==> inputs of nickel <==
==> flow/design.v (excerpt) <==
module magnitude_wrapper(
	input aclk,
	input aresetn,
	input s_i_data_valid,
	output reg s_o_data_ready,
	input [31:0] s_i_data,
	output reg m_o_data_valid,
	input m_i_data_ready,
	output reg [31:0] m_o_data
    );
clock: 6.46 ns
lec_check: 0
abc_area: 1
cap_margin: 20
core_margin: 2
core_utilization: 72
cts_cluster_size: 76
gpl_routability_driven: 0
place_density_lb_addon: 0.01
setup_slack_margin: 1.85
slew_margin: 20
run.sh (not shown) runs the stock make flow with config.mk's settings and CLKGATE_MAP_FILE=.
==> inputs of violet, as changes to nickel <==
==> flow/config.mk (replaced) <==
export PLATFORM = sky130hd
export DESIGN_NAME = magnitude_wrapper
export DESIGN_NICKNAME = magnitude_wrapper
export VERILOG_FILES = /design/flow/design.v
export SDC_FILE = /design/flow/constraint.sdc
export NUM_CORES = 4
export LEC_CHECK = 0
export CAP_MARGIN = 30
export CORE_MARGIN = 2
export CORE_UTILIZATION = 22
export SETUP_SLACK_MARGIN = -0.36
export SLEW_MARGIN = 20
==> flow/constraint.sdc (replaced) <==
create_clock -name core_clock -period 11.4 [get_ports {aclk}]
set_input_delay 2.2800 -clock core_clock [delete_from_list [all_inputs] [get_ports {aclk}]]
set_output_delay 2.2800 -clock core_clock [all_outputs]
set_load 0.01 [all_outputs]
==> results <==
nickel finished with negative setup slack left. violet went through all stages and came out clean.
In nickel the clock skew is higher than in violet, by 0.00089 ns.
In nickel the worst hold slack is lower than in violet, by 0.049 ns.
Critical path depth: violet is lower than nickel (4).
Of nickel and violet, nickel has the higher synthesized cell count (gap about 25%, measured against violet).
In violet the first-iteration DRC count is smaller than in nickel, by about 70%.
Count of clock-buffer cells in the layout is the same in violet and nickel.
Of violet and nickel, nickel has the higher maximum frequency (gap about 18%, measured against nickel).
==> figures <==
Area taken by multi-input logic gates: violet 13,400 um^2; nickel 14,700 um^2
M2 GR Usage: violet 18.3%; nickel 66.3%
WP data required: violet 11.54 ns; nickel 6.59 ns
Tally of filler cells in the layout: violet 8,940; nickel 1,263
Post-Synthesis Net Count: violet 2,406; nickel 2,846
Worst Hold Launch: violet o_data_temp[7]$_DFFE_PP_; nickel start_calc$_SDFFE_PP1P_
Beginning of the critical path: violet data_real[11]$_DFFE_PP_; nickel data_real[7]$_DFFE_PP_
Count of multi-input gates: violet 1,129; nickel 1,314
Hold endpoint: violet m_o_data[7]$_DFFE_PP_; nickel ack_calc$_DFF_P_
OpenROAD warning count: violet 36; nickel 40
Initial core utilization: violet 22.2%; nickel 73.0%
Result of the run: violet timing/DRC/antenna clean; nickel finished with violations
Layout check failures: violet -; nickel negative setup slack
Sequential share of cell area: violet 14.3%; nickel 12.7%
Clock latency on the worst-skew pair: violet 0.39 ns; nickel 0.38 ns
Global routing usage on met3: violet 1.41%; nickel 5.26%
Horizontal die dimension: violet 294 um; nickel 169 um
Post-Route Skew: violet 0.0158 ns; nickel 0.0167 ns


==> 03-11: inputs <==
==> flow/design.v <==
`timescale 1ns / 1ps
module magnitude_wrapper(
	input aclk,
	input aresetn,
	input s_i_data_valid,
	output reg s_o_data_ready,
	input [31:0] s_i_data,
	output reg m_o_data_valid,
	input m_i_data_ready,
	output reg [31:0] m_o_data
    );
	reg [31:0] o_data_temp;
	reg [15:0] data_real;
	reg [15:0] data_imag;
	reg start_calc;
	reg ack_calc;
	wire [15:0] in_real = s_i_data[15:0];
	wire [15:0] in_imag = s_i_data[31:16];
	always @ (posedge aclk)
		begin
			if (aresetn == 0) begin
				s_o_data_ready <= 1'b0;
				start_calc <= 1'b0;
			end
			if (ack_calc == 1'b1) begin
				start_calc <= 0;
			end
			if ( (s_i_data_valid == 1'b1) && (ack_calc == 0)) begin
				if (in_real[15] == 1'b1)
					data_real <= ~in_real + 16'd1;
				else
					data_real <= in_real;
				if (in_imag[15] == 1'b1)
					data_imag <= ~in_imag + 16'd1;
				else
					data_imag <= in_imag;
				s_o_data_ready <= 1;
				start_calc <= 1'b1;
			end
		end
	always @ (posedge aclk)
		begin
			if (aresetn == 0) begin
				ack_calc <= 0;
			end
			if (start_calc == 1'b1) begin
				ack_calc <= 1;
				o_data_temp <= data_real*data_real + data_imag*data_imag;
			end
			else begin
				ack_calc <= 0;
			end
		end
	always @ (posedge aclk)
		begin
			if (aresetn == 0) begin
				m_o_data_valid <= 1'b0;
			end
			if (m_i_data_ready == 1'b1) begin
				if (ack_calc == 0) begin
					m_o_data_valid <= 1'b0;
				end
				else begin
					m_o_data_valid <= 1'b1;
					m_o_data <= o_data_temp;
				end
			end
		end
endmodule
==> flow/run.sh <==
#!/bin/bash
# the make line also repeats each setting of config.mk as NAME=value (left out here)
make -C /OpenROAD-flow-scripts/flow DESIGN_CONFIG=/design/flow/config.mk WORK_HOME=/design/flow/orfs CLKGATE_MAP_FILE= finish
==> flow/config.mk <==
export PLATFORM = sky130hd
export DESIGN_NAME = magnitude_wrapper
export DESIGN_NICKNAME = magnitude_wrapper
export VERILOG_FILES = /design/flow/design.v
export SDC_FILE = /design/flow/constraint.sdc
export NUM_CORES = 4
export LEC_CHECK = 0
export CAP_MARGIN = 30
export CORE_ASPECT_RATIO = 0.5
export CORE_MARGIN = 2
export CORE_UTILIZATION = 22
export SETUP_SLACK_MARGIN = -0.36
export SLEW_MARGIN = 20
export TNS_END_PERCENT = 50
==> flow/constraint.sdc <==
create_clock -name core_clock -period 11.4 [get_ports {aclk}]
set_input_delay 2.2800 -clock core_clock [delete_from_list [all_inputs] [get_ports {aclk}]]
set_output_delay 2.2800 -clock core_clock [all_outputs]
set_load 0.01 [all_outputs]
==> 08-17: changes against 03-11 <==
- CAP_MARGIN: 30 -> 20
- CORE_ASPECT_RATIO: 0.5 -> not set
- CORE_UTILIZATION: 22 -> 40
- SETUP_SLACK_MARGIN: -0.36 -> not set
- TNS_END_PERCENT: 50 -> not set
==> flow/constraint.sdc (replaced) <==
create_clock -name core_clock -period 10.0 [get_ports {aclk}]
set_input_delay 2.0000 -clock core_clock [delete_from_list [all_inputs] [get_ports {aclk}]]
set_output_delay 2.0000 -clock core_clock [all_outputs]
set_load 0.01 [all_outputs]
==> 08-19: changes against 03-11 <==
- ABC_AREA: not set -> 1
- CAP_MARGIN: 30 -> 15
- CORE_ASPECT_RATIO: 0.5 -> not set
- CORE_UTILIZATION: 22 -> 72
- CTS_CLUSTER_DIAMETER: not set -> 209
- CTS_CLUSTER_SIZE: not set -> 34
- SETUP_SLACK_MARGIN: -0.36 -> not set
- TNS_END_PERCENT: 50 -> not set
==> flow/constraint.sdc (replaced) <==
create_clock -name core_clock -period 4.54 [get_ports {aclk}]
set_input_delay 0.9080 -clock core_clock [delete_from_list [all_inputs] [get_ports {aclk}]]
set_output_delay 0.9080 -clock core_clock [all_outputs]
set_load 0.01 [all_outputs]
==> 08-21: changes against 03-11 <==
- CAP_MARGIN: 30 -> 20
- CORE_ASPECT_RATIO: 0.5 -> not set
- CORE_UTILIZATION: 22 -> 72
- CTS_CLUSTER_SIZE: not set -> 34
- SETUP_SLACK_MARGIN: -0.36 -> not set
- TNS_END_PERCENT: 50 -> not set
==> flow/constraint.sdc (replaced) <==
create_clock -name core_clock -period 6.18 [get_ports {aclk}]
set_input_delay 1.2360 -clock core_clock [delete_from_list [all_inputs] [get_ports {aclk}]]
set_output_delay 1.2360 -clock core_clock [all_outputs]
set_load 0.01 [all_outputs]
==> results.yml <==
# synthesis and place-and-route metrics
detailed_routing:
  antenna_cells_inserted: 0
run_status:
  status: "finished clean"
min_path:
  min_to: "ack_calc"
floorplan:
  core-area_um2: 83600
finish:
  inv_count: 515
sta:
  setup-violations-final: 0
setup_path:
  required_ns: 11.53
the above is filed under 03-11

==> results.yml <==
# synthesis and place-and-route metrics
finish:
  nFlopsAndLatches: 100
  inv_count: 515
  final_cell_area_um2: 20100
  fin_cells: 2432
clock_network:
  cts.sinks: 100
min_path:
  min_to: "m_o_data[3]"
detailed_routing:
  antenna_cells_inserted: 0
setup_path:
  required_ns: 10.12
  r2r-end: "o_data_temp[31]"
run_status:
  status: "finished clean"
floorplan:
  core-area_um2: 45600
synth:
  syn_area_um2: 18500
sta:
  setup-violations-final: 0
the above is filed under 08-17

==> results.yml <==
# implementation run metrics
place:
  dp_hpwl_um: 44000
  dp_slack_ns: -2.03
synth:
  syn_nets: 2846
  top_area_share_pct: 39.3
  syn_area_um2: 19600
  topCombFamilyByArea: "adder cells"
run_status:
  error: "[ERROR GRT-0232] Routing congestion too high. Check the congestion heatmap in the GUI."
  lastStage: "5_1_grt"
  status: "stopped before the end"
global_route:
  grtUsageMet2_pct: 92.2
floorplan:
  core-area_um2: 26800
clock_network:
  postCtsHoldBufs: 0
the above is filed under 08-19

==> results.yml <==
# synthesis and place-and-route metrics
finish:
  inv_count: 515
setup_path:
  required_ns: 6.40
sta:
  fin_ws_ns: -1.81
  setup-violations-final: 24
run_status:
  failed_checks: "setup timing"
  status: "complete, but fails checks"
detailed_routing:
  antenna_cells_inserted: 2
floorplan:
  core-area_um2: 25300
min_path:
  min_to: "m_o_data[15]"
the above is filed under 08-21

